## v40
## blockRunner
module blockRunner(
    input wire CLK,              
    input wire RST_BTN,          
    output wire VGA_HS_O,        
    output wire VGA_VS_O,        
    output reg [3:0] VGA_R,      
    output reg [3:0] VGA_G,      
    output reg [3:0] VGA_B,      
    output wire a, ba, c, d, e, f, g,
    output wire a1, ba1, c1, d1, e1, f1, g1,
    output wire a2, ba2, c2, d2, e2, f2, g2,
    output wire a3, ba3, c3, d3, e3, f3, g3,
    input SW0,
    input KEY0,
    input KEY1,
    input KEY2,
    input KEY3
    );
    wire rst = ~RST_BTN;     
    reg [15:0] cnt;
    reg pix_stb;
    always @(posedge CLK)
        if (RST_BTN == 1'b0)
            {pix_stb, cnt} <= 17'd0;
        else
            {pix_stb, cnt} <= cnt + 16'h8000;   
    wire [9:0] x;   
    wire [8:0] y;   
    vga640x480 display (
        .i_clk(CLK),
        .i_pix_stb(pix_stb),
        .i_rst(rst),
        .o_hs(VGA_HS_O),
        .o_vs(VGA_VS_O),
        .o_x(x),
        .o_y(y)
    );
   	wire backDrop, sun, moon, cloud, cloud2, cloud3;
   	assign backDrop = ((x > 0) & (y > 300) & (x < 640) & (y < 477)) ? 1 : 0;
	assign sun = ((x > 475) & (y > 50) & (x < 550) & (y < 125)) ? 1 : 0;
	assign moon = ((x > 475) & (y > 50) & (x < 550) & (y < 125)) ? 1 : 0;
	assign cloud = ((x > cloud1X) & (x < cloud1Width + cloud1X) & (y > 75) & (y < 125)) ? 1 : 0;
	assign cloud2 = ((x > cloud2X) & (x < cloud2Width + cloud2X) & (y > 100) & (y < 150)) ? 1 : 0;
	assign cloud3 = ((x > cloud3X) & (x < cloud3Width + cloud3X) & (y > 85) & (y < 135)) ? 1 : 0;
	assign star = ((x > 20) & (x < 25) & (y > 50) & (y < 55)) ? 1 : 0;
	assign star1 = ((x > 70) & (x < 75) & (y > 125) & (y < 130)) ? 1 : 0;
	assign star2 = ((x > 100) & (x < 105) & (y > 30) & (y < 35)) ? 1 : 0;
	assign star3 = ((x > 150) & (x < 155) & (y > 65) & (y < 70)) ? 1 : 0;
	assign star4 = ((x > 200) & (x < 205) & (y > 20) & (y < 25)) ? 1 : 0;
	assign star5 = ((x > 240) & (x < 245) & (y > 80) & (y < 85)) ? 1 : 0;
	assign star6 = ((x > 300) & (x < 305) & (y > 90) & (y < 95)) ? 1 : 0;
	assign star7 = ((x > 340) & (x < 345) & (y > 40) & (y < 45)) ? 1 : 0;
	assign star8 = ((x > 410) & (x < 415) & (y > 75) & (y < 80)) ? 1 : 0;
	assign star9 = ((x > 450) & (x < 455) & (y > 90) & (y < 95)) ? 1 : 0;
  ...
Size in the first run: roughly 49 I/O pins, ~26000 um^2 of cells after synthesis.
==> flow/config.mk <==
export PLATFORM = sky130hd
export DESIGN_NAME = blockRunner
export DESIGN_NICKNAME = blockRunner
export VERILOG_FILES = /design/flow/design.v
export SDC_FILE = /design/flow/constraint.sdc
export NUM_CORES = 4
export LEC_CHECK = 0
export ABC_AREA = 1
export CAP_MARGIN = 10
export CORE_MARGIN = 2
export CORE_UTILIZATION = 70
export CTS_CLUSTER_SIZE = 75
export HOLD_SLACK_MARGIN = -0.09
export SETUP_SLACK_MARGIN = -0.26
export SLEW_MARGIN = 20
==> flow/constraint.sdc <==
create_clock -name core_clock -period 4.62 [get_ports {CLK}]
set_input_delay 0.9240 -clock core_clock [delete_from_list [all_inputs] [get_ports {CLK}]]
set_output_delay 0.9240 -clock core_clock [all_outputs]
set_load 0.01 [all_outputs]
run.sh (not shown) runs the stock make flow with config.mk's settings and CLKGATE_MAP_FILE=.
Although it ran to completion, v40 produced a layout that fails the final checks because of negative setup slack.
Input-level comparison between v10 and v40:
--- a/flow/config.mk
+++ b/flow/config.mk
@@ -7,9 +7,6 @@
 export LEC_CHECK = 0
-export ABC_AREA = 1
-export CAP_MARGIN = 10
+export CAP_MARGIN = 20
 export CORE_MARGIN = 2
 export CORE_UTILIZATION = 70
-export CTS_CLUSTER_SIZE = 75
-export HOLD_SLACK_MARGIN = -0.09
-export SETUP_SLACK_MARGIN = -0.26
+export CTS_CLUSTER_SIZE = 24
 export SLEW_MARGIN = 20
==> flow/constraint.sdc <==
create_clock -name core_clock -period 6.38 [get_ports {CLK}]
set_input_delay 1.2760 -clock core_clock [delete_from_list [all_inputs] [get_ports {CLK}]]
set_output_delay 1.2760 -clock core_clock [all_outputs]
set_load 0.01 [all_outputs]
### Flow results
- Area share of xor/xnor cells in the synthesized design is higher on v10
- The estimated power of v10 ends up lower than the estimate for v40.
- Sequential fraction of design power, v40 and v10: smaller value in v40
- In the tables for v40 and v10, initial antenna violation count reads higher with v40.
- v10 vs v40, instance count on the critical path went down by 6.
- Compared with v40, v10 shows number of clock buffers in the layout that has gone up by more than a quarter.
- Compared with v40, v10 shows sequential power lower by 24%.
- v10: flow completed, timing, DRC and antenna clean
What v13 does differently from v10 at the input level:
--- a/flow/config.mk
+++ b/flow/config.mk
@@ -9,4 +9,3 @@
 export CORE_MARGIN = 2
-export CORE_UTILIZATION = 70
-export CTS_CLUSTER_SIZE = 24
+export CORE_UTILIZATION = 9
 export SLEW_MARGIN = 20
==> flow/constraint.sdc <==
create_clock -name core_clock -period 10.9 [get_ports {CLK}]
set_input_delay 2.1800 -clock core_clock [delete_from_list [all_inputs] [get_ports {CLK}]]
set_output_delay 2.1800 -clock core_clock [all_outputs]
set_load 0.01 [all_outputs]
Notes after the runs:
From v10 to v13 the numbers moved as follows: sum of internal, switching and leakage power saw a decrease; proportion of cell area spent on the clock network saw little to no change; portion of the layout cell area used by non-clock buffers saw a decrease; via count saw a decrease.
No activity file was given, so power comes from the tool's default toggle rates.
